==> design/flow/constraint.sdc <==
create_clock -name core_clock -period 6.51 [get_ports {clk}]
set_input_delay 1.3020 -clock core_clock [delete_from_list [all_inputs] [get_ports {clk}]]
set_output_delay 1.3020 -clock core_clock [all_outputs]
set_load 0.01 [all_outputs]
==> design/flow/run.sh <==
#!/bin/bash
# the make line also repeats each setting of config.mk as NAME=value (left out here)
make -C /OpenROAD-flow-scripts/flow DESIGN_CONFIG=/design/flow/config.mk WORK_HOME=/design/flow/orfs CLKGATE_MAP_FILE= finish
==> design/flow/config.mk <==
export PLATFORM = sky130hd
export DESIGN_NAME = mips_cpu
export DESIGN_NICKNAME = mips_cpu
export VERILOG_FILES = /design/flow/design.v
export SDC_FILE = /design/flow/constraint.sdc
export NUM_CORES = 4
export LEC_CHECK = 0
export CAP_MARGIN = 20
export CELL_PAD_IN_SITES_DETAIL_PLACEMENT = 0
export CELL_PAD_IN_SITES_GLOBAL_PLACEMENT = 1
export CORE_MARGIN = 2
export CORE_UTILIZATION = 53
export GPL_ROUTABILITY_DRIVEN = 1
export SETUP_SLACK_MARGIN = 1.87
export SLEW_MARGIN = 20
==> design/flow/design.v <==
module Adder(
	input [31:0] in1,
	input [31:0] in2, 
	output [31:0] out);
	assign out = in1+in2;
endmodule 
module And(
	input a,
	input b,
	output c);
	assign c = a&b;
endmodule 
module BranchPC (
	input [31:0] pcPlus4,
	input [31:0] imm,
	output reg [31:0] branchPc);
	always @(pcPlus4 or imm) begin
		branchPc = pcPlus4 + (imm<<2);
	end
endmodule
module JumpPC(
	input [31:0] nextPc,
	input [31:0] inst,
	output reg [31:0] jumpPc);
	always @(nextPc or inst) begin
		jumpPc[1:0] = 2'b00;
		jumpPc[27:2] = inst[25:0];
		jumpPc[31:28] = nextPc[31:28];
	end 
endmodule 
module Mux5 (
	input [4:0] in1,
	input [4:0] in2, 
	input sel,
	output reg [4:0] out);
	always @(in1 or in2 or sel) begin
		if(sel == 0) begin out = in1; end
		else begin out = in2; end
	end
endmodule 
module Mux32 (
	input [31:0] in1,
	input [31:0] in2, 
	input sel,
	output reg [31:0] out);
	always @(in1 or in2 or sel) begin
		if(sel == 0) begin out = in1; end
		else begin out = in2; end
	end
endmodule 
module SignExtend16(
	input [15:0] in,
	output reg [31:0] out);
	always @(in) begin
		out[15:0] = in;
		out[31:16] = {16{in[15]}};
	end
endmodule
module ALU_Control(
	input [5:0] opcode,
	input [5:0] funct,
	output reg[5:0] CONTROL_ALU_BITS);
	always @(opcode or funct) begin
		case(opcode)
			6'b000000:  
				begin CONTROL_ALU_BITS = funct; end
			6'b001000:  
				begin CONTROL_ALU_BITS = 6'b100000; end
			6'b001001:  
				begin CONTROL_ALU_BITS = 6'b100001; end
			6'b001100:  
				begin CONTROL_ALU_BITS = 6'b100100; end
			6'b001101:  
				begin CONTROL_ALU_BITS = 6'b100101; end
			6'b001010:  
				begin CONTROL_ALU_BITS = 6'b101010; end
			6'b001011:  
				begin CONTROL_ALU_BITS = 6'b101011; end
			6'b001110:  
				begin CONTROL_ALU_BITS = 6'b100110; end
			6'b100000, 6'b100011, 6'b101000, 6'b101011:  
				begin CONTROL_ALU_BITS = 6'b100001; end
			6'b001111:  
				begin CONTROL_ALU_BITS = 6'b111000; end
			6'b000100:  
				begin CONTROL_ALU_BITS = 6'b110000; end
			6'b000101:  
				begin CONTROL_ALU_BITS = 6'b110001; end
			6'b000111:  
				begin CONTROL_ALU_BITS = 6'b110010; end
			6'b000110:  
				begin CONTROL_ALU_BITS = 6'b110011; end
			6'b000001:  
				begin CONTROL_ALU_BITS = funct; end
			default: CONTROL_ALU_BITS = 6'b111111;
		endcase
	end
endmodule
module ALU (
	input signed [31:0] in1,
	input signed [31:0] in2,
	input [5:0] CONTROL_ALU_BITS,
	output reg[31:0] out, 
	output reg zero);
	reg [31:0] unsigned_in1;
	reg [31:0] unsigned_in2;
	always @(in1 or in2 or CONTROL_ALU_BITS) begin
		unsigned_in1 = in1;
		unsigned_in2 = in2;
		out = 32'd0; zero = 1'b0;
		case(CONTROL_ALU_BITS) 
			6'b100000:    
				begin out = in1 + in2; zero = 1'b0; end
			6'b100001:    
				begin out = in1 + in2; zero = 1'b0; end 
			6'b100100:    
				begin out = in1 & in2; zero = 1'b0; end
			6'b100101:    
				begin out = in1 | in2; zero = 1'b0; end
			6'b100110:    
				begin out = in1 ^ in2; zero = 1'b0; end
			6'b100010:    
				begin out = in1 - in2; zero = 1'b0; end
			6'b100011:    
				begin out = in1 - in2; zero = 1'b0; end
			6'b000000, 6'b000100:    
				begin out = unsigned_in1 << unsigned_in2; zero = 1'b0; end
			6'b000011:    
				begin out = unsigned_in1 >> unsigned_in2; zero = 1'b0; end
			6'b000010:    
				begin out = unsigned_in1 >> unsigned_in2; zero = 1'b0; end
			6'b000110:    
				begin out = unsigned_in1 >> unsigned_in2; zero = 1'b0; end
			6'b101010:   
				begin if (in1<in2) begin out = 32'd1; end else begin out = 32'd0; end zero=1'b0; end
			6'b101011:    
				begin 
					if (unsigned_in1<unsigned_in2) begin out = 32'd1; end else begin out = 32'd0; end zero=1'b0; end
			6'b001000:  
				begin out = in1; zero=1'b0; end
			6'b111000:  
				begin out = {in2[15:0], 16'd0}; zero=1'b0; end
			6'b110000:  
				begin out = 32'd0; zero = in1 == in2; end
			6'b110001:  
				begin out = 32'd0; zero = in1 != in2; end
			6'b110010:  
				begin out = 32'd0; zero = in1 > 0; end
			6'b110011:  
				begin out = 32'd0; zero = in1 <= 0; end
			6'b110100:  
				begin out = 32'd0; zero = in1 >= 0; end
			6'b110101:  
				begin out = 32'd0; zero = in1 < 0; end
			default: begin out = 32'd0; zero = 1'b0; end
		endcase
	end
endmodule 
module RegisterFile(
	input Clk,
	input Rst,
	input [4:0] readReg1,
	input [4:0] readReg2,
	input [4:0] writeReg,
	input [31:0] writeData,
	input CONTROL_REG_WRITE,
	output reg[31:0] readData1,
	output reg[31:0] readData2);
	reg [31:0] memory[7:0];
	integer i;
	always @(posedge Clk) begin
		if (Rst) begin
			for (i = 0; i < 8; i = i + 1) memory[i] <= (i == 1) ? 32'h00000001 : 32'h00000000;
		end else if (CONTROL_REG_WRITE == 1) begin
			memory[writeReg[2:0]] <= writeData;
		end
	end
	always @(*) begin
		readData1 = memory[readReg1[2:0]];
		readData2 = memory[readReg2[2:0]];
	end
endmodule 
module Core
(
  input Clk,
  input Rst,
  input [31:0] instruction,
  input [31:0] regData1,
  input [31:0] regData2,
  input [31:0] ramOutput,
  output reg CONTROL_REG_WRITE,
  output reg CONTROL_MEM_READ,
  output reg CONTROL_MEM_WRITE,
  output reg CONTROL_BRANCH,
  output reg [4:0] readReg1,
  output reg [4:0] readReg2,
  output [4:0] writeReg,
  output [31:0] aluOutput,
  output [31:0] writeRegData,
  output reg [31:0] PC
);
	reg CONTROL_REG_DST, CONTROL_ALU_SRC, CONTROL_MEM_TO_REG;
	reg CONTROL_JUMP, CONTROL_JUMP_REGISTER, CONTROL_LINK;
	wire CONTROL_BRANCH_SELECT;
	wire [5:0] CONTROL_ALU_BITS;
	reg [5:0] funct;
	wire [31:0] aluInput1;
	wire [31:0] aluInput2;
	wire aluZero;
	wire [31:0] pcPlus4;
	wire [31:0] jumpPc;
	wire [31:0] branchPc;
	wire [31:0] afterBranchPc;
	wire [31:0] nextPc;
	wire [31:0] afterJumpPc;
	reg [5:0]opcode;reg [4:0]s;reg [4:0]t;reg [4:0]d;reg [15:0]immediate;reg [4:0] shift;
	wire [31:0] signExtendedImmediate;
	Mux5 writeRegMux(t, d, CONTROL_REG_DST, writeReg);
	Mux32 alu1Mux(regData1, 32'd0, 1'b0, aluInput1);
	Mux32 alu2Mux(regData2, signExtendedImmediate, CONTROL_ALU_SRC, aluInput2);
	SignExtend16 immSignExtend(immediate, signExtendedImmediate);
	ALU_Control aluControl(opcode, funct, CONTROL_ALU_BITS);
	ALU alu(aluInput1, aluInput2, CONTROL_ALU_BITS, aluOutput, aluZero);
	wire [31:0] tempPc = PC;
	wire [31:0] tempIns = instruction;
	Adder pcAdder(tempPc, 32'h00000004, pcPlus4);
	JumpPC gettingJumpPc(pcPlus4, tempIns, jumpPc);
	BranchPC gettingBranchPc(pcPlus4, signExtendedImmediate, branchPc);
	And branchAnd(aluZero, CONTROL_BRANCH, CONTROL_BRANCH_SELECT);
	Mux32 branchSelectPC(pcPlus4, branchPc, CONTROL_BRANCH_SELECT, afterBranchPc);
	Mux32 jumpSelectPC(afterBranchPc, jumpPc, CONTROL_JUMP, afterJumpPc);
	Mux32 jumpRegisterSelectPC(afterJumpPc, aluOutput, CONTROL_JUMP_REGISTER, nextPc);
	wire[31:0] afterMemOutput;
	Mux32 writeRegDataMux(aluOutput, ramOutput, CONTROL_MEM_TO_REG, afterMemOutput);
	Mux32 writeLinkPCMux(afterMemOutput, pcPlus4, CONTROL_LINK, writeRegData);
	always @(posedge Clk) begin
		if (Rst) PC <= 32'h00000000;
		else PC <= nextPc;
	end
	always @(*) begin
		opcode = instruction[31:26];
		s = instruction[25:21];
		readReg1 = instruction[25:21];
		readReg2 = instruction[20:16];
		t = instruction[20:16];
		d = instruction[15:11];
		immediate = instruction[15:0];
		shift = instruction[10:6];
		funct = instruction[5:0];
		CONTROL_REG_DST = 0;
		CONTROL_ALU_SRC = 0;
		CONTROL_REG_WRITE = 0;
		CONTROL_MEM_TO_REG = 0;
		CONTROL_MEM_READ = 0;
		CONTROL_MEM_WRITE = 0;
		CONTROL_BRANCH = 0;
		CONTROL_JUMP = 0;
		CONTROL_LINK = 0;
		CONTROL_JUMP_REGISTER = 0;
		case(opcode)
			6'b000000:  begin      
				CONTROL_REG_DST = 1;
				if(funct == 6'b001000) begin CONTROL_JUMP_REGISTER = 1'b1; CONTROL_REG_WRITE = 1'b0; end
				else begin CONTROL_JUMP_REGISTER = 1'b0; CONTROL_REG_WRITE = 1'b1; end
				end
			6'b001000, 6'b001001, 6'b001100, 6'b001101, 6'b001010, 6'b001011, 6'b001110:  begin      
				CONTROL_ALU_SRC = 1;
				CONTROL_REG_WRITE = 1;
				end
			6'b100000, 6'b100011: begin   
				CONTROL_ALU_SRC = 1;
				CONTROL_REG_WRITE = 1;
				CONTROL_MEM_TO_REG = 1;
				CONTROL_MEM_READ = 1;
				end
			6'b101000, 6'b101011: begin   
				CONTROL_ALU_SRC = 1;
				CONTROL_MEM_WRITE = 1;
				end
			6'b001111: begin   
				CONTROL_ALU_SRC = 1;
				CONTROL_REG_WRITE = 1;
				end
			6'b000010: begin   
				CONTROL_JUMP = 1;
				end
			6'b000011: begin  
				d = 5'h1f;
				CONTROL_REG_DST = 1;
				CONTROL_REG_WRITE = 1;
				CONTROL_JUMP = 1;
				CONTROL_LINK = 1;
				end
			6'b000100, 6'b000111, 6'b000110, 6'b000101: begin  
				CONTROL_BRANCH = 1;
				end
			6'b000001: begin  
				funct = 6'b111111;
				if (t==5'b00000) begin CONTROL_BRANCH = 1; funct=6'b110100; end
				if (t==5'b10000) begin CONTROL_BRANCH = 1; CONTROL_LINK = 1; CONTROL_REG_WRITE = 1; CONTROL_REG_DST = 1; d = 5'h1f; funct=6'b110100; end
				if (t==5'b00001) begin CONTROL_BRANCH = 1; funct=6'b110101; end
				if (t==5'b10001) begin CONTROL_BRANCH = 1; CONTROL_LINK = 1; CONTROL_REG_WRITE = 1; CONTROL_REG_DST = 1; d = 5'h1f; funct=6'b110101; end
				end
			default: ;
		endcase
	end
endmodule
module mips_cpu (
  input         clk,
  input         rst,
  output [31:0] imem_addr,
  input  [31:0] imem_rdata,
  output [31:0] dmem_addr,
  output [31:0] dmem_wdata,
  output        dmem_we,
  output        dmem_re,
  input  [31:0] dmem_rdata,
  output        reg_we,
  output [4:0]  reg_waddr,
  output [31:0] reg_wdata
);
  wire [4:0] readReg1, readReg2;
  wire [31:0] regData1, regData2;
  wire branch;
  RegisterFile register(clk, rst, readReg1, readReg2, reg_waddr, reg_wdata, reg_we, regData1, regData2);
  Core core(clk, rst, imem_rdata, regData1, regData2, dmem_rdata, reg_we, dmem_re, dmem_we,
    branch, readReg1, readReg2, reg_waddr, dmem_addr, reg_wdata, imem_addr);
  assign dmem_wdata = regData2;
endmodule
==> results of run 1 <==
-- per-stage QoR --
stage                     TNS (ns)  total power, W  hold WS, ns    util
after CTS                   -7.653        0.008562       0.5610  0.8223
after detailed placement    -58.00        0.006225       0.5580  0.7256
after global placement      -54.38        0.006157       0.5412  0.7256
after floorplan             -5.420        0.004009       0.4927       -
-- per-layer routing --
layer | GRT overflow | track usage
met5 | 0 | 0.4104
met4 | 9 | 0.7392
met3 | 0 | 0.5896
met2 | 4 | 0.9003
met1 | 1 | 0.7284
-- timing repair --
action / in CTS
hold buffers: 0
gates resized: 928
setup endpoints to repair: 618
setup buffers: 166
pin swaps: 167
cloned: 11
==> results.yml, run 1 <==
# generated from flow reports
clock_tree:
  cts.sinks: 288
  cts_buffers: 26
  clock_path_buffers: 3
  htreeDepth: 1
  cts_root_buf: "clkbuf_16"
synthesis:
  xor_area_frac: 0.02017
  synth_warnings: 9
  common_cells: "nor2_1 (377), edfxtp_1 (256), nand2_1 (229)"
  top_area_cell: "edfxtp_1"
  ys_chip_area_um2: 28660
  top_cell_area_share: 0.2682
  yosysCellCount: 3253
  ys_seq_share: 0.2905
  synthAdderAreaFrac: 0.06058
  async_reset_ff_frac: 0
  mux_area_frac: 0.1436
  ys_sh_aoi: 0.2396
  top_cells_by_area: "edfxtp_1 (27%), mux4_2 (7.5%), ha_1 (5.8%)"
  synth.most_common_cell: "nor2_1"
  synth_cell_types: 106
  ys_ff: 288
  edf_count: 256
  syn_nets: 3456
  synth_area_um2: 28660
  synthTopLogicFamily: "AND-OR/OR-AND gates"
  syn_avg_cell_area_um2: 8.812
  simple_gate_area_frac: 0.1904
  ff_type: "edfxtp_1"
  synthCells: 3253
floorplanning:
  die-height_um: 236.6
  die_x_um: 236.6
  initCoreUtil: 0.5348
  dieArea_um2: 55960
  row_count: 85
  core_um2: 53600
  pin_count: 202
status:
  status: "stopped before the end"
  firstError: "[ERROR GRT-0232] Routing congestion too high. Check the congestion heatmap in the GUI."
  stop_stage: "global routing (5_1_grt)"
global_routing:
  grt-ovfl-total: 14
  grtUsageTotal: 0.7392
placed_design:
  pre_cts_slack_ns: -1.383
  finalWeightedCongestion: 1.251
  dp.cells: 4915
  hpwl_um: 126300
  port_buffers: 201
  dpl_cell_area_um2: 38890
==> run 2, diff against run 1 <==
CELL_PAD_IN_SITES_GLOBAL_PLACEMENT = 0   (was 1)
CORE_UTILIZATION = 72   (was 53)
CTS_CLUSTER_DIAMETER = 93   (was default)
HOLD_SLACK_MARGIN = -0.09   (was default)
PLACE_DENSITY_LB_ADDON = 0.19   (was default)
SETUP_SLACK_MARGIN = 0.57   (was 1.87)
clock period = 9.8 ns   (was 6.51 ns; I/O delays follow)
==> run 2 against run 1 <==
Effect of this change: the run again fails in global routing (5_1_grt); synthesized cell count unchanged; die size decreased by 26%; area after synthesis unchanged.
==> results.yml, run 2 <==
# generated from flow reports
status:
  status: "stopped before the end"
  stop_stage: "global routing (5_1_grt)"
  firstError: "[ERROR GRT-0116] Global routing finished with congestion. Check the congestion regions in the DRC Viewer."
synthesis:
  top_area_cell: "edfxtp_1"
  ff_type: "edfxtp_1"
  edf_count: 256
  syn_nets: 3456
  synthTopLogicFamily: "AND-OR/OR-AND gates"
  top_cell_area_share: 0.2682
  ys_seq_share: 0.2905
  synth_warnings: 9
  top_cells_by_area: "edfxtp_1 (27%), mux4_2 (7.5%), ha_1 (5.8%)"
  synthCells: 3253
  synthAdderAreaFrac: 0.06058
  ys_ff: 288
  synth_cell_types: 106
  xor_area_frac: 0.02017
  syn_avg_cell_area_um2: 8.812
  synth.most_common_cell: "nor2_1"
  mux_area_frac: 0.1436
  ys_sh_aoi: 0.2396
  ys_chip_area_um2: 28660
  simple_gate_area_frac: 0.1904
  synth_area_um2: 28660
  async_reset_ff_frac: 0
  common_cells: "nor2_1 (377), edfxtp_1 (256), nand2_1 (229)"
  yosysCellCount: 3253
clock_tree:
  cts.sinks: 288
  cts_hold_buf: 0
  clock_path_buffers: 3
  cts_buffers: 27
  cts_root_buf: "clkbuf_16"
  htreeDepth: 1
floorplanning:
  row_count: 73
  die_x_um: 203.5
  initCoreUtil: 0.7248
  pin_count: 202
  dieArea_um2: 41420
  core_um2: 39550
  die-height_um: 203.5
placed_design:
  port_buffers: 201
  hpwl_um: 105300
  finalWeightedCongestion: 1.395
  pre_cts_slack_ns: -0.01309
  dp.cells: 3954
global_routing:
  grtUsageTotal: 0.8000
  grt-ovfl-total: 13
-- run 2: per-layer routing --
metal | global-route usage | overflow
met1 | 0.7936 | 0
met3 | 0.7005 | 0
met2 | 0.9200 | 5
met4 | 0.7888 | 8
met5 | 0.4929 | 0
-- run 2: metrics by stage --
stage	util	TNS, ns	power, W	cell area, µm²
3_3_place_gp	0.8107	0	0.003389	32060
2_1_floorplan	-	0	0.002597	28670
4_1_cts	0.8381	0	0.004499	33140
3_5_place_dp	0.8107	-0.01309	0.003448	32060
-- run 2: repair_timing --
item                       4_1_cts
buffers inserted                 8
pin swaps                        9
resized                         48
setup endpoints to repair       36
==> run 3, diff against run 2 <==
ABC_AREA = 1   (was default)
CELL_PAD_IN_SITES_DETAIL_PLACEMENT = default   (was 0)
CELL_PAD_IN_SITES_GLOBAL_PLACEMENT = default   (was 0)
CORE_UTILIZATION = 40   (was 72)
CTS_CLUSTER_DIAMETER = default   (was 93)
GPL_ROUTABILITY_DRIVEN = 0   (was 1)
GPL_TIMING_DRIVEN = 0   (was default)
HOLD_SLACK_MARGIN = default   (was -0.09)
PLACE_DENSITY = 0.63   (was default)
PLACE_DENSITY_LB_ADDON = default   (was 0.19)
SETUP_SLACK_MARGIN = default   (was 0.57)
SLEW_MARGIN = 25   (was 20)
TNS_END_PERCENT = 30   (was default)
clock period = 10.5 ns   (was 9.8 ns; I/O delays follow)
==> run 3 against run 2 <==
Effect of this change: now fails the layout checks on negative setup slack; synthesized cell count rose by 36%; area after synthesis is 0.91% lower; die size rose by 77%.
==> results.yml, run 3 <==
# generated from flow reports
status:
  status: "finished with violations"
  failed_checks: "negative setup slack"
power:
  combinationalPowerShare: 0.402
  p_per_area_nw_per_um2: 125.4
  powerComb_w: 0.00168
  power.switching_w: 0.001777
  power_frac_clock: 0.285
  seq_power_w: 0.00131
  p_seq_frac: 0.313
  sw_frac_of_total: 0.4250
  p_int_w: 0.002404
  power_leader: "combinational cells"
  power_w: 0.004181
  p_leak_nw: 14.88
  ir_drop_uv: 100.2
  powerClk_w: 0.00119
clock_tree:
  cts.sinks: 288
  clock_path_buffers: 3
  cts_tree: "done"
  cts_root_buf: "clkbuf_16"
  cts_buffers: 35
  clkTransAtPathRegs_ns: 0.05
  clock.latency.late_pin_ns: 0.58
  cts_hold_buf: 0
  htreeDepth: 2
routing:
  num_vias: 35980
  route.final.wire_length_um: 157300
  wl_per_cell_um: 27.82
  drt_iter0_markers: 7136
  vias_per_cell: 6.362
  drt_pass1_iterations: 9
  drc: 0
  ant_nets: 0
timing:
  fin_hold_ws_ns: 0.6289
  setup_viol: 3
  fin_crit_ns: 10.55
  period_used_share: 1.005
  relSlewSlack: 0.1898
  rsz0062_at_grt: "true"
  layout_setup_ws_ns: -0.04801
  finalHoldViolations: 0
  max_freq_ghz: 0.09480
  worst_slew_pin_slew_ns: 1.207
  fin_tns_setup_ns: -0.09868
  drv_slew: 0
  finClkSkew_ns: 0.02751
synthesis:
  synthAdderAreaFrac: 0.06114
  syn_nets: 4637
  mux_area_frac: 0
  common_cells: "nand2_1 (1,402), a21oi_1 (558), inv_1 (412)"
  edf_count: 256
  synth_warnings: 9
  ys_ff: 288
  simple_gate_area_frac: 0.3332
  top_cell_area_share: 0.2706
  top_cells_by_area: "edfxtp_1 (27%), nand2_1 (19%), a21oi_1 (9.8%)"
  synth.most_common_cell: "nand2_1"
  synthTopLogicFamily: "simple AND/OR/NAND/NOR gates"
  synthCells: 4434
  ys_seq_share: 0.2932
  top_area_cell: "edfxtp_1"
  async_reset_ff_frac: 0
  ys_sh_aoi: 0.1969
  synth_area_um2: 28400
  yosysCellCount: 4434
  synth_cell_types: 61
  xor_area_frac: 0.02004
  ys_chip_area_um2: 28400
  syn_avg_cell_area_um2: 6.406
  ff_type: "edfxtp_1"
hold_path:
  holdPathStages: 2
  hold_start: "core.PC[0]"
  holdPathEnd: "core.PC[0]"
  min_path_type: "reg2reg"
final_layout:
  postLayoutCoreUtil: 0.4755
  fillers: 7488
  ff_latch_area_um2: 8328
  final_cells: 5656
  synthToLayoutAreaGrowth_pct: 17.44
  comb_area_um2: 17780
  nNetsFinal: 4891
global_routing:
  grt_antenna_before_repair: 3
  grtUsageTotal: 0.4103
  grt-ovfl-total: 0
  grt_start_max_net_pins: 33
  grt_pass1_vias: 32390
  grt_first_pass_wirelength_um: 220700
floorplanning:
  initCoreUtil: 0.4049
  dieArea_um2: 73160
  pin_count: 202
  core_um2: 70150
  die_x_um: 270.5
  die-height_um: 270.5
  row_count: 97
critical_path:
  worst_ep_required_time_ns: 8.40
  cp-start-kind: "input port"
  path_delay_family: "buffers and inverters"
  worstReg2RegStart: "register.memory[3][31]"
  arrival_ns: 8.45
  slowest_stage: "clkdlybuf4s50_1"
  r2r-end: "core.PC[28]"
  critPathKind: "in2out"
  endpoint: "reg_wdata[22]"
  crit_fanout: 20
  critical_path.startpoint: "imem_rdata[16]"
  path_common_cell: "nor2_1"
  max_stage_delay_ns: 0.60
  cp_num_buf_inv: 5
  path_depth: 26
  cp-end-kind: "primary output"
  r2r_setup_slack_ns: 4.59
  reg2reg_depth: 21
placed_design:
  dp.cells: 5574
  hpwl_um: 118700
  port_buffers: 199
run:
  maxCapViolations: 0
  warnings: 99
## run 3: timing repair
item | 4_1_cts | 5_1_grt
setup endpoints to repair | 61 | 34
setup buffers | 17 | 7
gates resized | 83 | 94
pin swaps | 11 | 9
## run 3: final cells by class
class | count | area share
flip-flops and latches | 288 | 0.2497
repair buffers | 224 | 0.06579
multi-input cells | 3462 | 0.5329
inverters | 436 | 0.04932
clock buffers | 44 | 0.02791
clock inverters | 18 | 0.003826
diodes | 3 | 0.0002251
plain buffers | 241 | 0.03507
well taps | 940 | 0.03526
## run 3: stage by stage
step                      worst slack, ns  instance area, µm²
final                            -0.04801               33360
after global routing             -0.03761               33350
after CTS                        0.002129               33100
after detailed placement           -2.151               31660
after global placement             -2.281               31570
after floorplan                     1.841               28400
## run 3: per-layer routing
layer	GRT usage	share of wire
met4	0.2887	0.089
met3	0.1566	0.17
met2	0.5588	0.38
met5	0	0.00030
met1	0.5283	0.36
==> run 4, diff against run 3 <==
CORE_UTILIZATION = 69   (was 40)
CTS_CLUSTER_DIAMETER = 190   (was default)
CTS_CLUSTER_SIZE = 98   (was default)
GPL_ROUTABILITY_DRIVEN = default   (was 0)
GPL_TIMING_DRIVEN = default   (was 0)
HOLD_SLACK_MARGIN = 0.3   (was default)
PLACE_DENSITY = 0.35   (was 0.63)
SLEW_MARGIN = 20   (was 25)
TNS_END_PERCENT = 20   (was 30)
clock period = 6.57 ns   (was 10.5 ns; I/O delays follow)
==> run 4 against run 3 <==
Effect of this change: the run now fails in global routing (5_1_grt); synthesized cell count did not move; die size fell by 41%; area after synthesis did not move.
==> results.yml, run 4 <==
# generated from flow reports
floorplanning:
  die-height_um: 206.9
  core_um2: 40740
  initCoreUtil: 0.6972
  pin_count: 202
  dieArea_um2: 42800
  row_count: 74
  die_x_um: 206.9
synthesis:
  synthCells: 4434
  synth_area_um2: 28400
  simple_gate_area_frac: 0.3332
  ys_chip_area_um2: 28400
  common_cells: "nand2_1 (1,402), a21oi_1 (558), inv_1 (412)"
  syn_nets: 4637
  edf_count: 256
  synth_cell_types: 61
  syn_avg_cell_area_um2: 6.406
  async_reset_ff_frac: 0
  top_area_cell: "edfxtp_1"
  yosysCellCount: 4434
  synth_warnings: 9
  ys_ff: 288
  synth.most_common_cell: "nand2_1"
  synthAdderAreaFrac: 0.06114
  ys_seq_share: 0.2932
  ys_sh_aoi: 0.1969
  mux_area_frac: 0
  ff_type: "edfxtp_1"
  xor_area_frac: 0.02004
  top_cells_by_area: "edfxtp_1 (27%), nand2_1 (19%), a21oi_1 (9.8%)"
  synthTopLogicFamily: "simple AND/OR/NAND/NOR gates"
  top_cell_area_share: 0.2706
clock_tree:
  clock_path_buffers: 3
  htreeDepth: 1
  cts_root_buf: "clkbuf_16"
  cts_hold_buf: 0
  cts.sinks: 288
  cts_buffers: 7
status:
  firstError: "[ERROR GRT-0116] Global routing finished with congestion. Check the congestion regions in the DRC Viewer."
  status: "stopped before the end"
  stop_stage: "global routing (5_1_grt)"
placed_design:
  port_buffers: 201
  dpl_cell_area_um2: 36340
  finalWeightedCongestion: 1.264
  hpwl_um: 101400
  pre_cts_slack_ns: -0.9476
global_routing:
  grtUsageTotal: 0.7955
  grt-ovfl-total: 246
-- run 4: through the flow --
stage / TNS [ns] / total power [W] / instances
3_5_place_dp: -41.34 / 0.005096 / 5705
2_1_floorplan: -0.02342 / 0.003643 / 4434
4_1_cts: -0.7569 / 0.005941 / 5739
3_3_place_gp: -33.51 / 0.005009 / 5705
-- run 4: repair_timing --
| item | 4_1_cts |
|---|---|
| pin swaps | 66 |
| endpoints found under the setup margin | 64 |
| cloned | 1 |
| resized | 271 |
| setup buffers | 25 |
-- run 4: routing by layer --
metal	global-route usage	overflow
met3	0.6714	8
met5	0.3790	2
met2	0.9398	129
met4	0.7335	105
met1	0.8143	2
==> run 5, diff against run 4 <==
ABC_AREA = default   (was 1)
CORE_UTILIZATION = 50   (was 69)
CTS_CLUSTER_DIAMETER = default   (was 190)
CTS_CLUSTER_SIZE = 58   (was 98)
HOLD_SLACK_MARGIN = default   (was 0.3)
PLACE_DENSITY = default   (was 0.35)
SETUP_SLACK_MARGIN = -0.58   (was default)
TNS_END_PERCENT = default   (was 20)
clock period = 5.91 ns   (was 6.57 ns; I/O delays follow)
==> run 5 against run 4 <==
Effect of this change: the flow again stops in global routing (5_1_grt); die size rose by 38%; synthesized cell count decreased by 27%; area after synthesis increased by 0.92%.
==> results.yml, run 5 <==
# generated from flow reports
synthesis:
  common_cells: "nor2_1 (377), edfxtp_1 (256), nand2_1 (229)"
  ys_sh_aoi: 0.2396
  synth_cell_types: 106
  top_cells_by_area: "edfxtp_1 (27%), mux4_2 (7.5%), ha_1 (5.8%)"
  synthCells: 3253
  edf_count: 256
  syn_nets: 3456
  simple_gate_area_frac: 0.1904
  synth_warnings: 9
  xor_area_frac: 0.02017
  yosysCellCount: 3253
  mux_area_frac: 0.1436
  top_area_cell: "edfxtp_1"
  ys_chip_area_um2: 28660
  synthAdderAreaFrac: 0.06058
  synthTopLogicFamily: "AND-OR/OR-AND gates"
  syn_avg_cell_area_um2: 8.812
  top_cell_area_share: 0.2682
  ys_seq_share: 0.2905
  ff_type: "edfxtp_1"
  synth_area_um2: 28660
  synth.most_common_cell: "nor2_1"
  ys_ff: 288
  async_reset_ff_frac: 0
clock_tree:
  cts_root_buf: "clkbuf_16"
  cts_buffers: 27
  clock_path_buffers: 3
  cts_hold_buf: 0
  cts.sinks: 288
  htreeDepth: 1
floorplanning:
  die-height_um: 243.4
  initCoreUtil: 0.5074
  core_um2: 56500
  pin_count: 202
  row_count: 87
  dieArea_um2: 59260
  die_x_um: 243.4
status:
  status: "stopped before the end"
  stop_stage: "global routing (5_1_grt)"
  firstError: "[ERROR GRT-0116] Global routing finished with congestion. Check the congestion regions in the DRC Viewer."
global_routing:
  grtUsageTotal: 0.8138
  grt-ovfl-total: 428
placed_design:
  pre_cts_slack_ns: -2.138
  hpwl_um: 141200
  port_buffers: 201
  finalWeightedCongestion: 1.265
## run 5: per-stage QoR
step,hold slack [ns],util,instance area [µm²],std cells
floorplan,0.4927,-,29110,3253
detailed placement,0.5247,0.7051,39830,5097
global placement,0.5164,0.7051,39830,5097
CTS,0.5359,0.7734,43690,5218
## run 5: per-layer routing
layer,track usage,GRT overflow
met1,0.8034,2
met2,0.9526,261
met3,0.7031,5
met4,0.8113,159
met5,0.4142,1
## run 5: repair_timing
action,in CTS
pin swaps,129
resized,601
setup buffers,117
setup endpoints to repair,64
gates cloned,6
==> run 6, diff against run 5 <==
ABC_AREA = 1   (was default)
CELL_PAD_IN_SITES_DETAIL_PLACEMENT = 2   (was default)
CELL_PAD_IN_SITES_GLOBAL_PLACEMENT = 1   (was default)
CORE_ASPECT_RATIO = 1.35   (was default)
CORE_MARGIN = 5   (was 2)
CORE_UTILIZATION = 37   (was 50)
CTS_CLUSTER_DIAMETER = 296   (was default)
CTS_CLUSTER_SIZE = default   (was 58)
GPL_ROUTABILITY_DRIVEN = 1   (was default)
GPL_TIMING_DRIVEN = 0   (was default)
HOLD_SLACK_MARGIN = 0.07   (was default)
MAX_ROUTING_LAYER = met5   (was default)
MIN_ROUTING_LAYER = met1   (was default)
PLACE_DENSITY = 0.79   (was default)
SETUP_SLACK_MARGIN = default   (was -0.58)
SLEW_MARGIN = 40   (was 20)
TNS_END_PERCENT = 60   (was default)
clock period = 14.6 ns   (was 5.91 ns; I/O delays follow)
==> run 6 against run 5 <==
Effect of this change: the flow again stops in global routing (5_1_grt); area after synthesis down 0.91%; die size grew 39%; synthesized cell count rose by 36%.
==> results.yml, run 6 <==
# generated from flow reports
status:
  status: "stopped before the end"
  stop_stage: "global routing (5_1_grt)"
  firstError: "[ERROR GRT-0116] Global routing finished with congestion. Check the congestion regions in the DRC Viewer."
synthesis:
  ys_ff: 288
  ys_sh_aoi: 0.1969
  synth_cell_types: 61
  top_cells_by_area: "edfxtp_1 (27%), nand2_1 (19%), a21oi_1 (9.8%)"
  yosysCellCount: 4434
  synthAdderAreaFrac: 0.06114
  syn_nets: 4637
  common_cells: "nand2_1 (1,402), a21oi_1 (558), inv_1 (412)"
  async_reset_ff_frac: 0
  top_area_cell: "edfxtp_1"
  top_cell_area_share: 0.2706
  edf_count: 256
  synth_area_um2: 28400
  xor_area_frac: 0.02004
  synth_warnings: 9
  ff_type: "edfxtp_1"
  syn_avg_cell_area_um2: 6.406
  synthCells: 4434
  ys_seq_share: 0.2932
  synthTopLogicFamily: "simple AND/OR/NAND/NOR gates"
  simple_gate_area_frac: 0.3332
  ys_chip_area_um2: 28400
  mux_area_frac: 0
  synth.most_common_cell: "nand2_1"
placed_design:
  hpwl_um: 183900
  port_buffers: 199
  dpl_cell_area_um2: 32040
  finalWeightedCongestion: 1.140
clock_tree:
  post_cts_buffers: 0
  clock_path_buffers: 3
  cts_hold_buf: 0
  cts_resized: 0
  htreeDepth: 1
  cts_root_buf: "clkbuf_16"
  cts.sinks: 288
  cts_buffers: 31
floorplanning:
  row_count: 118
  initCoreUtil: 0.3714
  die_x_um: 248.5
  pin_count: 202
  core_um2: 76480
  die-height_um: 331.9
  dieArea_um2: 82470
global_routing:
  grt-ovfl-total: 20
  grtUsageTotal: 0.6215
-- run 6: layer usage --
metal | GRT overflow | track usage
met4 | 9 | 0.7095
met1 | 0 | 0.5816
met2 | 9 | 0.8909
met3 | 2 | 0.3354
met5 | 0 | 0.09738
-- run 6: per-stage QoR --
stage / setup WS (ns) / instances / power, W / hold WS [ns] / setup TNS (ns)
after global placement: -0.1851 / 5653 / 0.002195 / 0.5953 / -0.1851
after floorplan: 4.301 / 4434 / 0.001632 / 0.4993 / 0
after CTS: 0.09924 / 5721 / 0.003162 / 0.6280 / 0
after detailed placement: 0.1924 / 5665 / 0.002275 / 0.6049 / 0
==> run 7, diff against run 6 <==
ABC_AREA = default   (was 1)
CELL_PAD_IN_SITES_DETAIL_PLACEMENT = 1   (was 2)
CELL_PAD_IN_SITES_GLOBAL_PLACEMENT = default   (was 1)
CORE_ASPECT_RATIO = default   (was 1.35)
CORE_MARGIN = 2   (was 5)
CORE_UTILIZATION = 68   (was 37)
CTS_CLUSTER_DIAMETER = 207   (was 296)
CTS_CLUSTER_SIZE = 21   (was default)
GPL_ROUTABILITY_DRIVEN = 0   (was 1)
GPL_TIMING_DRIVEN = 1   (was 0)
HOLD_SLACK_MARGIN = default   (was 0.07)
MIN_ROUTING_LAYER = default   (was met1)
PLACE_DENSITY = default   (was 0.79)
PLACE_DENSITY_LB_ADDON = 0.27   (was default)
SETUP_SLACK_MARGIN = 3.05   (was default)
SLEW_MARGIN = 20   (was 40)
TNS_END_PERCENT = default   (was 60)
clock period = 16.5 ns   (was 14.6 ns; I/O delays follow)
==> run 7 against run 6 <==
Effect of this change: the run fails in detailed placement (3_5_place_dp); synthesized cell count decreased by 27%; die size fell by 47%; area after synthesis rose by 0.92%.
==> results.yml, run 7 <==
# generated from flow reports
status:
  status: "stopped before the end"
  stop_stage: "detailed placement (3_5_place_dp)"
  firstError: "[ERROR DPL-0033] detailed placement checks failed during check placement."
floorplanning:
  core_um2: 41760
  dieArea_um2: 43810
  die-height_um: 209.3
  pin_count: 202
  row_count: 75
  die_x_um: 209.3
  initCoreUtil: 0.6864
synthesis:
  async_reset_ff_frac: 0
  edf_count: 256
  simple_gate_area_frac: 0.1904
  top_area_cell: "edfxtp_1"
  synthTopLogicFamily: "AND-OR/OR-AND gates"
  ys_sh_aoi: 0.2396
  synth_cell_types: 106
  synth_area_um2: 28660
  synth_warnings: 9
  xor_area_frac: 0.02017
  synthAdderAreaFrac: 0.06058
  syn_nets: 3456
  ys_chip_area_um2: 28660
  yosysCellCount: 3253
  common_cells: "nor2_1 (377), edfxtp_1 (256), nand2_1 (229)"
  mux_area_frac: 0.1436
  ys_seq_share: 0.2905
  syn_avg_cell_area_um2: 8.812
  synthCells: 3253
  top_cells_by_area: "edfxtp_1 (27%), mux4_2 (7.5%), ha_1 (5.8%)"
  synth.most_common_cell: "nor2_1"
  ff_type: "edfxtp_1"
  top_cell_area_share: 0.2682
  ys_ff: 288
placed_design:
  port_buffers: 201
-- run 7: per-stage QoR --
stage          area, µm²  hold WS, ns  setup slack (ns)
2_1_floorplan      28670       0.4927             4.565
3_3_place_gp       30870       0.5324             2.258
==> run 8, diff against run 7 <==
CELL_PAD_IN_SITES_DETAIL_PLACEMENT = default   (was 1)
CORE_UTILIZATION = 40   (was 68)
CTS_CLUSTER_DIAMETER = default   (was 207)
CTS_CLUSTER_SIZE = default   (was 21)
GPL_ROUTABILITY_DRIVEN = default   (was 0)
GPL_TIMING_DRIVEN = default   (was 1)
MAX_ROUTING_LAYER = default   (was met5)
PLACE_DENSITY_LB_ADDON = default   (was 0.27)
SETUP_SLACK_MARGIN = 1.73   (was 3.05)
clock period = 5.91 ns   (was 16.5 ns; I/O delays follow)
==> run 8 against run 7 <==
Effect of this change: now fails the layout checks on negative setup slack; synthesized cell count stayed put; die size is 68% higher; area after synthesis stayed put.
==> results.yml, run 8 <==
# generated from flow reports
status:
  status: "finished with violations"
  failed_checks: "negative setup slack"
critical_path:
  critPathKind: "in2out"
  r2r_setup_slack_ns: -0.44
  path_common_cell: "buf_4"
  reg2reg_depth: 36
  slowest_stage: "a2111oi_4"
  arrival_ns: 5.64
  path_depth: 24
  crit_fanout: 7
  worstReg2RegStart: "register.memory[7][4]"
  cp-start-kind: "input port"
  worst_ep_required_time_ns: 4.73
  endpoint: "reg_wdata[24]"
  path_delay_family: "AND-OR/OR-AND gates"
  r2r-end: "register.memory[0][24]"
  max_stage_delay_ns: 0.48
  cp-end-kind: "primary output"
  critical_path.cell_chain: "buf_16, buf_4, mux2i_1, a22oi_1, buf_4, nor3b_4, nor2_4, inv_2, ha_4, inv_1, a221oi_4, or4_4, nand3b_1, buf_6, a2111oi_4, buf_4, o211ai_1, a41oi_2, mux2i_2, o311ai_2, mux2i_2, buf_4, nand2_4, buf_6"
  critical_path.startpoint: "imem_rdata[16]"
  cp_num_buf_inv: 9
final_layout:
  fillers: 5521
  comb_area_um2: 22410
  ff_latch_area_um2: 8328
  synthToLayoutAreaGrowth_pct: 70.40
  nNetsFinal: 4910
  postLayoutCoreUtil: 0.6856
  final_cells: 5688
run:
  warnings: 101
  maxCapViolations: 0
synthesis:
  common_cells: "nor2_1 (377), edfxtp_1 (256), nand2_1 (229)"
  synthAdderAreaFrac: 0.06058
  mux_area_frac: 0.1436
  synthTopLogicFamily: "AND-OR/OR-AND gates"
  synthCells: 3253
  yosysCellCount: 3253
  synth_cell_types: 106
  syn_avg_cell_area_um2: 8.812
  top_cells_by_area: "edfxtp_1 (27%), mux4_2 (7.5%), ha_1 (5.8%)"
  ys_sh_aoi: 0.2396
  edf_count: 256
  top_cell_area_share: 0.2682
  simple_gate_area_frac: 0.1904
  ff_type: "edfxtp_1"
  async_reset_ff_frac: 0
  syn_nets: 3456
  ys_seq_share: 0.2905
  synth_area_um2: 28660
  synth.most_common_cell: "nor2_1"
  top_area_cell: "edfxtp_1"
  synth_warnings: 9
  ys_chip_area_um2: 28660
  ys_ff: 288
  xor_area_frac: 0.02017
timing:
  period_used_share: 1.154
  setup_viol: 72
  fin_crit_ns: 6.818
  worst_slew_pin_slew_ns: 0.7929
  rsz0062_at_grt: "true"
  layout_setup_ws_ns: -0.9084
  fin_hold_ws_ns: 0.5959
  finalHoldViolations: 0
  drv_slew: 0
  max_freq_ghz: 0.1467
  finClkSkew_ns: 0.04500
  fin_tns_setup_ns: -46.75
  relSlewSlack: 0.4709
clock_tree:
  cts.sinks: 288
  cts_hold_buf: 0
  cts_root_buf: "clkbuf_16"
  clkTransAtPathRegs_ns: 0.07
  clock_path_buffers: 3
  cts_buffers: 31
  cts_tree: "done"
  htreeDepth: 1
  clock.latency.late_pin_ns: 0.63
power:
  seq_power_w: 0.00235
  power_leader: "combinational cells"
  p_int_w: 0.006382
  p_per_area_nw_per_um2: 219.7
  power.switching_w: 0.004352
  combinationalPowerShare: 0.592
  p_seq_frac: 0.219
  powerComb_w: 0.00635
  powerClk_w: 0.00204
  ir_drop_uv: 393.4
  power_frac_clock: 0.190
  sw_frac_of_total: 0.4055
  p_leak_nw: 20.35
placed_design:
  dp.cells: 5306
  hpwl_um: 147600
  finalWeightedCongestion: 1.156
  port_buffers: 201
routing:
  drc: 0
  route.met2.wl_um: 80810
  num_vias: 37940
  wl_per_cell_um: 34.65
  routed.top_layer: "met5"
  wl_met1_um: 68330
  drt_iter0_markers: 6307
  wl_met3_um: 26300
  ant_nets: 0
  route.final.wire_length_um: 197100
  vias_per_cell: 6.670
  drt_pass1_iterations: 10
global_routing:
  grt-ovfl-total: 0
  grtUsageTotal: 0.5108
  grt_first_pass_wirelength_um: 268900
  grt_antenna_before_repair: 9
  grt_pass1_vias: 35600
  grt_start_max_net_pins: 47
floorplanning:
  core_um2: 71240
  dieArea_um2: 73820
  initCoreUtil: 0.4024
  die_x_um: 271.7
  row_count: 98
  pin_count: 202
  die-height_um: 271.7
hold_path:
  holdPathStages: 2
  min_path_type: "reg2reg"
  hold_start: "core.PC[1]"
  holdPathEnd: "core.PC[1]"
==> run 8: metal layers <==
layer  vias up  global-route usage
met5         -            0.005777
met4        10              0.4158
met3       980              0.1537
met2      3368              0.7450
met1     18110              0.6224
li1      15470                   -
==> run 8: cell type report <==
cell class                      instances  share of cell area
Multi-Input combinational cell       2592              0.4588
Timing Repair Buffer                 1676              0.3155
Sequential cell                       288              0.1705
Tap cell                              950             0.02433
Clock buffer                           35             0.01619
Inverter                              118            0.009785
Clock inverter                         20            0.004457
Antenna cell                            9           0.0004611
==> run 8: what timing repair did <==
| action | CTS | global route |
|---|---|---|
| setup endpoints to repair | 639 | 622 |
| endpoints found under the hold margin | 0 | 0 |
| gates cloned | 11 | 0 |
| setup buffers | 217 | 90 |
| resized | 1078 | 286 |
| pin swaps | 212 | 152 |
==> run 8: metrics by stage <==
| stage | instance area [µm²] | setup WS (ns) | power, W |
|---|---|---|---|
| floorplan | 29290 | -0.9115 | 0.004418 |
| global placement | 40580 | -1.793 | 0.007183 |
| detailed placement | 40580 | -1.880 | 0.007167 |
| CTS | 46950 | -0.7589 | 0.01006 |
| global route | 48830 | -0.9534 | 0.01090 |
| finish | 48850 | -0.9084 | 0.01073 |
==> run 9, diff against run 8 <==
CORE_UTILIZATION = 71   (was 40)
SETUP_SLACK_MARGIN = 0.13   (was 1.73)
clock period = 8.71 ns   (was 5.91 ns; I/O delays follow)
==> run 9 against run 8 <==
Effect of this change: the flow now stops in global routing (5_1_grt); area after synthesis unchanged; synthesized cell count unchanged; die size decreased by 43%.
==> results.yml, run 9 <==
# generated from flow reports
status:
  stop_stage: "global routing (5_1_grt)"
  firstError: "[ERROR GRT-0116] Global routing finished with congestion. Check the congestion regions in the DRC Viewer."
  status: "stopped before the end"
synthesis:
  synth_warnings: 9
  top_area_cell: "edfxtp_1"
  synth_area_um2: 28660
  common_cells: "nor2_1 (377), edfxtp_1 (256), nand2_1 (229)"
  yosysCellCount: 3253
  syn_nets: 3456
  synthCells: 3253
  edf_count: 256
  ys_ff: 288
  ff_type: "edfxtp_1"
  top_cells_by_area: "edfxtp_1 (27%), mux4_2 (7.5%), ha_1 (5.8%)"
  synth.most_common_cell: "nor2_1"
  syn_avg_cell_area_um2: 8.812
  synthAdderAreaFrac: 0.06058
  synthTopLogicFamily: "AND-OR/OR-AND gates"
  xor_area_frac: 0.02017
  async_reset_ff_frac: 0
  mux_area_frac: 0.1436
  ys_chip_area_um2: 28660
  ys_seq_share: 0.2905
  synth_cell_types: 106
  simple_gate_area_frac: 0.1904
  ys_sh_aoi: 0.2396
  top_cell_area_share: 0.2682
clock_tree:
  cts_buffers: 27
  cts_hold_buf: 0
  cts.sinks: 288
  cts_root_buf: "clkbuf_16"
  htreeDepth: 1
  clock_path_buffers: 3
floorplanning:
  pin_count: 202
  row_count: 73
  dieArea_um2: 42000
  die_x_um: 204.9
  die-height_um: 204.9
  core_um2: 39820
  initCoreUtil: 0.7198
global_routing:
  grtUsageTotal: 0.9043
  grt-ovfl-total: 587
placed_design:
  hpwl_um: 111400
  finalWeightedCongestion: 1.293
  dp.cells: 4182
  port_buffers: 201
-- run 9: per-stage QoR --
stage / cell area, µm² / worst slack (ns)
3_3_place_gp: 33920 / -0.4309
2_1_floorplan: 28680 / 0.2228
4_1_cts: 35180 / 0.1316
3_5_place_dp: 33920 / -0.5726
-- run 9: layer usage --
metal | overflow | global-route usage
met5 | 8 | 0.6560
met4 | 162 | 0.9072
met2 | 331 | 1.006
met1 | 42 | 0.8892
met3 | 44 | 0.8245
-- run 9: what timing repair did --
action                                  CTS
gates resized                            70
pin swaps                                15
hold endpoints to repair                  0
setup buffers                             9
endpoints found under the setup margin   50
cloned                                    0
==> run 10, diff against run 9 <==
CORE_UTILIZATION = 59   (was 71)
SETUP_SLACK_MARGIN = 2.06   (was 0.13)
clock period = 7.7 ns   (was 8.71 ns; I/O delays follow)
==> run 10 against run 9 <==
Effect of this change: the run again fails in global routing (5_1_grt); synthesized cell count unchanged; die size up 20%; area after synthesis unchanged.
==> results.yml, run 10 <==
# generated from flow reports
placed_design:
  dp.cells: 4719
  pre_cts_slack_ns: -0.9587
  hpwl_um: 123100
  finalWeightedCongestion: 1.326
  port_buffers: 201
synthesis:
  async_reset_ff_frac: 0
  syn_avg_cell_area_um2: 8.812
  ys_sh_aoi: 0.2396
  synth_area_um2: 28660
  synthCells: 3253
  edf_count: 256
  synth.most_common_cell: "nor2_1"
  yosysCellCount: 3253
  mux_area_frac: 0.1436
  top_cell_area_share: 0.2682
  syn_nets: 3456
  ys_chip_area_um2: 28660
  xor_area_frac: 0.02017
  ys_ff: 288
  synth_cell_types: 106
  ff_type: "edfxtp_1"
  synthTopLogicFamily: "AND-OR/OR-AND gates"
  simple_gate_area_frac: 0.1904
  top_cells_by_area: "edfxtp_1 (27%), mux4_2 (7.5%), ha_1 (5.8%)"
  synth_warnings: 9
  common_cells: "nor2_1 (377), edfxtp_1 (256), nand2_1 (229)"
  ys_seq_share: 0.2905
  top_area_cell: "edfxtp_1"
  synthAdderAreaFrac: 0.06058
status:
  status: "stopped before the end"
  firstError: "[ERROR GRT-0116] Global routing finished with congestion. Check the congestion regions in the DRC Viewer."
  stop_stage: "global routing (5_1_grt)"
floorplanning:
  die-height_um: 224.4
  row_count: 80
  pin_count: 202
  dieArea_um2: 50360
  die_x_um: 224.4
  initCoreUtil: 0.5991
  core_um2: 47850
clock_tree:
  htreeDepth: 1
  cts.sinks: 288
  cts_root_buf: "clkbuf_16"
  cts_hold_buf: 0
  cts_buffers: 25
  clock_path_buffers: 3
global_routing:
  grt-ovfl-total: 28
  grtUsageTotal: 0.7721
==> run 10: metal layers <==
| layer | global-route usage | GRT overflow |
|---|---|---|
| met3 | 0.6445 | 2 |
| met4 | 0.7633 | 15 |
| met2 | 0.9093 | 10 |
| met1 | 0.7679 | 1 |
| met5 | 0.4731 | 0 |
==> run 10: through the flow <==
stage | utilization | power [W] | hold slack (ns) | TNS, ns | cell area [µm²]
after global placement | 0.7929 | 0.005047 | 0.5932 | -29.10 | 37940
after CTS | 0.8615 | 0.006716 | 0.6500 | 0 | 41220
after floorplan | - | 0.003389 | 0.4927 | 0 | 29290
after detailed placement | 0.7934 | 0.005120 | 0.6119 | -35.35 | 37960
==> run 10: timing repair <==
action                                  4_1_cts
resized                                     502
endpoints found under the setup margin      584
setup buffers                               114
gates cloned                                  4
pin swaps                                   132
==> run 11, diff against run 10 <==
ABC_AREA = 1   (was default)
CORE_ASPECT_RATIO = 1.47   (was default)
CORE_UTILIZATION = 72   (was 59)
CTS_CLUSTER_DIAMETER = 336   (was default)
CTS_CLUSTER_SIZE = 97   (was default)
PLACE_DENSITY = 0.37   (was default)
SETUP_SLACK_MARGIN = -0.18   (was 2.06)
clock period = 1.88 ns   (was 7.7 ns; I/O delays follow)
==> run 11 against run 10 <==
Effect of this change: the run fails in detailed placement (3_5_place_dp); area after synthesis shrank 0.91%; synthesized cell count grew 36%; die size shrank 18%.
==> results.yml, run 11 <==
# generated from flow reports
floorplanning:
  die_x_um: 167.8
  pin_count: 202
  row_count: 88
  die-height_um: 244.8
  initCoreUtil: 0.7267
  core_um2: 39090
  dieArea_um2: 41080
synthesis:
  synth.most_common_cell: "nand2_1"
  synthTopLogicFamily: "simple AND/OR/NAND/NOR gates"
  async_reset_ff_frac: 0
  yosysCellCount: 4434
  simple_gate_area_frac: 0.3332
  ys_sh_aoi: 0.1969
  ys_chip_area_um2: 28400
  ys_ff: 288
  synthAdderAreaFrac: 0.06114
  edf_count: 256
  top_cells_by_area: "edfxtp_1 (27%), nand2_1 (19%), a21oi_1 (9.8%)"
  xor_area_frac: 0.02004
  synth_area_um2: 28400
  synth_cell_types: 61
  ys_seq_share: 0.2932
  syn_avg_cell_area_um2: 6.406
  ff_type: "edfxtp_1"
  top_area_cell: "edfxtp_1"
  top_cell_area_share: 0.2706
  syn_nets: 4637
  common_cells: "nand2_1 (1,402), a21oi_1 (558), inv_1 (412)"
  mux_area_frac: 0
  synth_warnings: 9
  synthCells: 4434
placed_design:
  finalWeightedCongestion: 1.238
  port_buffers: 201
status:
  stop_stage: "detailed placement (3_5_place_dp)"
  status: "stopped before the end"
  firstError: "[ERROR DPL-0033] detailed placement checks failed during check placement."
==> run 11: stage by stage <==
step                    TNS [ns]  total power [W]  setup WS (ns)  cells
after global placement  -1514.60          0.01809         -3.770   5943
after floorplan         -1014.57          0.01294         -2.478   4434
==> run 12, diff against run 11 <==
CORE_ASPECT_RATIO = 0.58   (was 1.47)
CORE_UTILIZATION = 40   (was 72)
CTS_CLUSTER_DIAMETER = 195   (was 336)
CTS_CLUSTER_SIZE = default   (was 97)
GPL_ROUTABILITY_DRIVEN = 0   (was default)
GPL_TIMING_DRIVEN = 0   (was default)
MAX_ROUTING_LAYER = met4   (was default)
MIN_ROUTING_LAYER = met2   (was default)
PLACE_DENSITY = 0.77   (was 0.37)
SETUP_SLACK_MARGIN = 1.69   (was -0.18)
SLEW_MARGIN = 25   (was 20)
TNS_END_PERCENT = 70   (was default)
clock period = 10.5 ns   (was 1.88 ns; I/O delays follow)
==> run 12 against run 11 <==
Effect of this change: the flow stops in global routing (5_1_grt); area after synthesis stayed put; die size is 78% higher; synthesized cell count stayed put.
==> results.yml, run 12 <==
# generated from flow reports
synthesis:
  ys_chip_area_um2: 28400
  common_cells: "nand2_1 (1,402), a21oi_1 (558), inv_1 (412)"
  edf_count: 256
  async_reset_ff_frac: 0
  xor_area_frac: 0.02004
  yosysCellCount: 4434
  synth_area_um2: 28400
  ys_seq_share: 0.2932
  synthAdderAreaFrac: 0.06114
  ff_type: "edfxtp_1"
  synthTopLogicFamily: "simple AND/OR/NAND/NOR gates"
  top_area_cell: "edfxtp_1"
  top_cells_by_area: "edfxtp_1 (27%), nand2_1 (19%), a21oi_1 (9.8%)"
  ys_ff: 288
  synth_warnings: 9
  simple_gate_area_frac: 0.3332
  synth_cell_types: 61
  synthCells: 4434
  mux_area_frac: 0
  synth.most_common_cell: "nand2_1"
  syn_avg_cell_area_um2: 6.406
  top_cell_area_share: 0.2706
  ys_sh_aoi: 0.1969
  syn_nets: 4637
floorplanning:
  pin_count: 202
  initCoreUtil: 0.4036
  dieArea_um2: 73240
  core_um2: 70370
  row_count: 74
  die_x_um: 353.9
  die-height_um: 206.9
global_routing:
  grt-ovfl-total: 4238
  grtUsageTotal: 0.9202
status:
  stop_stage: "global routing (5_1_grt)"
  status: "stopped before the end"
  firstError: "[ERROR GRT-0116] Global routing finished with congestion. Check the congestion regions in the DRC Viewer."
clock_tree:
  cts.sinks: 288
  clock_path_buffers: 3
  htreeDepth: 1
  cts_buffers: 26
  cts_root_buf: "clkbuf_16"
placed_design:
  port_buffers: 199
  hpwl_um: 123600
  dpl_cell_area_um2: 31720
[run 12: layer usage]
metal | GRT overflow | track usage
met5 | - | -
met3 | 3485 | 1.172
met2 | 436 | 0.8395
met4 | 317 | 0.6615
met1 | - | -
[run 12: timing repair]
action | CTS
hold buffers | 0
endpoints found under the setup margin | 261
gates resized | 540
buffers inserted | 77
pin swaps | 83
[run 12: stage by stage]
step	setup slack, ns	TNS, ns	hold slack [ns]	instances	util
after global placement	-2.163	-76.83	0.5215	5583	0.4488
after CTS	1.570	0	0.5492	5710	0.4935
after detailed placement	-2.196	-77.93	0.5361	5586	0.4507
after floorplan	1.841	0	0.4993	4434	-
==> run 13, diff against run 12 <==
ABC_AREA = default   (was 1)
CORE_ASPECT_RATIO = 0.77   (was 0.58)
CORE_UTILIZATION = 18   (was 40)
CTS_CLUSTER_DIAMETER = default   (was 195)
CTS_CLUSTER_SIZE = 85   (was default)
GPL_ROUTABILITY_DRIVEN = default   (was 0)
GPL_TIMING_DRIVEN = default   (was 0)
HOLD_SLACK_MARGIN = -0.01   (was default)
MIN_ROUTING_LAYER = default   (was met2)
PLACE_DENSITY = default   (was 0.77)
PLACE_DENSITY_LB_ADDON = 0.17   (was default)
SETUP_SLACK_MARGIN = 3.77   (was 1.69)
SLEW_MARGIN = 15   (was 25)
TNS_END_PERCENT = default   (was 70)
clock period = 15.7 ns   (was 10.5 ns; I/O delays follow)
==> run 13 against run 12 <==
Effect of this change: now clean on timing, DRC and antenna; die size rose by 120%; area after synthesis rose by 0.92%; synthesized cell count fell by 27%.
==> results.yml, run 13 <==
# generated from flow reports
status:
  status: "timing/DRC/antenna clean"
clock_tree:
  cts_tree: "done"
  cts.sinks: 288
  htreeDepth: 2
  cts_buffers: 34
  clock.latency.late_pin_ns: 0.59
  clkTransAtPathRegs_ns: 0.06
  cts_root_buf: "clkbuf_16"
  clock_path_buffers: 3
timing:
  worst_slew_pin_slew_ns: 1.085
  layout_setup_ws_ns: 3.726
  relSlewSlack: 0.2764
  setup_viol: 0
  finClkSkew_ns: 0.03963
  fin_crit_ns: 11.97
  finalHoldViolations: 0
  drv_slew: 0
  fin_hold_ws_ns: 0.6712
  period_used_share: 0.7626
  fin_tns_setup_ns: 0
  max_freq_ghz: 0.08352
  rsz0062_at_grt: "true"
final_layout:
  nNetsFinal: 3659
  synthToLayoutAreaGrowth_pct: 25.83
run:
  warnings: 100
  maxCapViolations: 0
critical_path:
  reg2reg_depth: 16
  r2r_setup_slack_ns: 9.61
  critical_path.startpoint: "imem_rdata[22]"
  slowest_stage: "a32oi_1"
  critPathKind: "in2out"
  arrival_ns: 8.83
  path_depth: 14
  endpoint: "reg_wdata[22]"
  critical_path.cell_chain: "buf_12, buf_6, mux4_2, mux2_2, inv_1, o21ai_0, a32oi_1, o221ai_1, nor4_1, a221oi_2, or3_1, mux2i_4, nand2_2, clkdlybuf4s50_1"
  path_delay_family: "AND-OR/OR-AND gates"
  worst_ep_required_time_ns: 12.56
  worstReg2RegStart: "register.memory[2][25]"
  cp-end-kind: "primary output"
  cp-start-kind: "input port"
  cp_num_buf_inv: 4
  crit_fanout: 30
  max_stage_delay_ns: 0.72
  r2r-end: "core.PC[16]"
synthesis:
  synthTopLogicFamily: "AND-OR/OR-AND gates"
  synthAdderAreaFrac: 0.06058
  syn_avg_cell_area_um2: 8.812
  synth_warnings: 9
  ys_ff: 288
  top_cells_by_area: "edfxtp_1 (27%), mux4_2 (7.5%), ha_1 (5.8%)"
  synth.most_common_cell: "nor2_1"
  synth_area_um2: 28660
  ys_chip_area_um2: 28660
  edf_count: 256
  syn_nets: 3456
  yosysCellCount: 3253
  top_cell_area_share: 0.2682
  ys_sh_aoi: 0.2396
  ys_seq_share: 0.2905
  synthCells: 3253
  common_cells: "nor2_1 (377), edfxtp_1 (256), nand2_1 (229)"
  ff_type: "edfxtp_1"
  top_area_cell: "edfxtp_1"
  async_reset_ff_frac: 0
  simple_gate_area_frac: 0.1904
  mux_area_frac: 0.1436
  xor_area_frac: 0.02017
  synth_cell_types: 106
routing:
  vias_per_cell: 5.688
  drt_pass1_iterations: 8
  route.final.wire_length_um: 207400
  num_vias: 31640
  drt_iter0_markers: 5140
  ant_nets: 0
  drc: 0
  wl_per_cell_um: 37.29
power:
  power.switching_w: 0.001454
  powerComb_w: 0.00157
  p_per_area_nw_per_um2: 89.20
  power_frac_clock: 0.237
  p_int_w: 0.001764
  p_seq_frac: 0.274
  p_leak_nw: 13.03
  combinationalPowerShare: 0.489
  sw_frac_of_total: 0.4518
  powerClk_w: 0.000762
  power_leader: "combinational cells"
  ir_drop_uv: 58.88
  seq_power_w: 0.000882
floorplanning:
  core_um2: 158100
  row_count: 128
  initCoreUtil: 0.1813
  dieArea_um2: 162500
  die-height_um: 354.2
  pin_count: 202
  die_x_um: 458.8
global_routing:
  grt_antenna_before_repair: 20
  grt_first_pass_wirelength_um: 275000
  grt-ovfl-total: 0
  grtUsageTotal: 0.2522
  grt_start_max_net_pins: 72
  grt_pass1_vias: 29210
placed_design:
  finalWeightedCongestion: 1.071
  pre_cts_slack_ns: 2.061
  port_buffers: 201
  hpwl_um: 154600
hold_path:
  hold_start: "core.PC[0]"
  holdPathStages: 2
  holdPathEnd: "core.PC[0]"
  min_path_type: "reg2reg"
## run 13: per-stage QoR
step	util	instance area, µm²	total power, W	cells
floorplan	-	28670	0.001621	3253
global placement	0.2119	33490	0.002339	5438
detailed placement	0.2119	33500	0.002310	5439
CTS	0.2260	35730	0.003148	5544
global route	0.2282	36070	0.003288	5562
finish	0.2282	36070	0.003217	5563
## run 13: per-layer routing
layer / wire length [µm] / GRT usage / up-vias
li1: - / - / 12920
met2: 83790 / 0.3433 / 2083
met4: 10910 / 0.1142 / 0
met1: 90790 / 0.3487 / 16330
met3: 21920 / 0.06010 / 316
met5: 0 / - / -
## run 13: final cells by class
class,count,area [µm²]
repair buffers,420,4063
clock inverters,12,96.34
well taps,2080,2603
inverters,118,459.2
diodes,7,17.52
clock buffers,44,888.4
flip-flops and latches,288,8328
multi-input cells,2594,19620
fillers,17290,122000
## run 13: repair_timing
| action | CTS | global route |
|---|---|---|
| endpoints found under the hold margin | 0 | 0 |
| cloned | 6 | 1 |
| buffers inserted | 43 | 10 |
| pin swaps | 15 | 8 |
| endpoints found under the setup margin | 63 | 33 |
| gates resized | 184 | 63 |
| hold buffers | 0 | 0 |
==> run 14, diff against run 13 <==
CORE_ASPECT_RATIO = default   (was 0.77)
CORE_UTILIZATION = 58   (was 18)
CTS_CLUSTER_SIZE = default   (was 85)
HOLD_SLACK_MARGIN = default   (was -0.01)
MAX_ROUTING_LAYER = default   (was met4)
PLACE_DENSITY = 0.6   (was default)
PLACE_DENSITY_LB_ADDON = default   (was 0.17)
SETUP_SLACK_MARGIN = default   (was 3.77)
SLEW_MARGIN = 20   (was 15)
TNS_END_PERCENT = 5   (was default)
clock period = 5.88 ns   (was 15.7 ns; I/O delays follow)
==> run 14 against run 13 <==
Effect of this change: the run now fails in global routing (5_1_grt); area after synthesis is the same; die size shrank 68%; synthesized cell count is the same.
==> results.yml, run 14 <==
# generated from flow reports
synthesis:
  common_cells: "nor2_1 (377), edfxtp_1 (256), nand2_1 (229)"
  syn_nets: 3456
  top_cell_area_share: 0.2682
  mux_area_frac: 0.1436
  ys_chip_area_um2: 28660
  synth_area_um2: 28660
  yosysCellCount: 3253
  ff_type: "edfxtp_1"
  synthTopLogicFamily: "AND-OR/OR-AND gates"
  simple_gate_area_frac: 0.1904
  ys_sh_aoi: 0.2396
  top_cells_by_area: "edfxtp_1 (27%), mux4_2 (7.5%), ha_1 (5.8%)"
  top_area_cell: "edfxtp_1"
  xor_area_frac: 0.02017
  synth_warnings: 9
  synth.most_common_cell: "nor2_1"
  ys_ff: 288
  synth_cell_types: 106
  synthAdderAreaFrac: 0.06058
  edf_count: 256
  synthCells: 3253
  async_reset_ff_frac: 0
  ys_seq_share: 0.2905
  syn_avg_cell_area_um2: 8.812
global_routing:
  grtUsageTotal: 0.7864
  grt-ovfl-total: 183
clock_tree:
  cts_hold_buf: 0
  cts_buffers: 26
  cts_root_buf: "clkbuf_16"
  clock_path_buffers: 3
  cts.sinks: 288
  htreeDepth: 1
placed_design:
  finalWeightedCongestion: 1.279
  port_buffers: 201
  hpwl_um: 124000
  dpl_cell_area_um2: 38690
  pre_cts_slack_ns: -1.929
status:
  status: "stopped before the end"
  firstError: "[ERROR GRT-0116] Global routing finished with congestion. Check the congestion regions in the DRC Viewer."
  stop_stage: "global routing (5_1_grt)"
floorplanning:
  core_um2: 48850
  die_x_um: 226.3
  dieArea_um2: 51220
  pin_count: 202
  row_count: 81
  die-height_um: 226.3
  initCoreUtil: 0.5868
## run 14: metrics by stage
step,std cells,utilization
floorplan,3253,-
global placement,4883,0.7921
detailed placement,4883,0.7921
CTS,5034,0.8704
## run 14: routing by layer
metal,GRT usage,overflow
met3,0.6580,1
met1,0.7880,1
met2,0.9306,107
met4,0.7653,74
met5,0.4106,0
## run 14: repair_timing
item / in CTS
pin swaps: 138
gates resized: 633
gates cloned: 5
endpoints found under the setup margin: 134
buffers inserted: 104
No activity file was given, so power comes from the tool's default toggle rates.
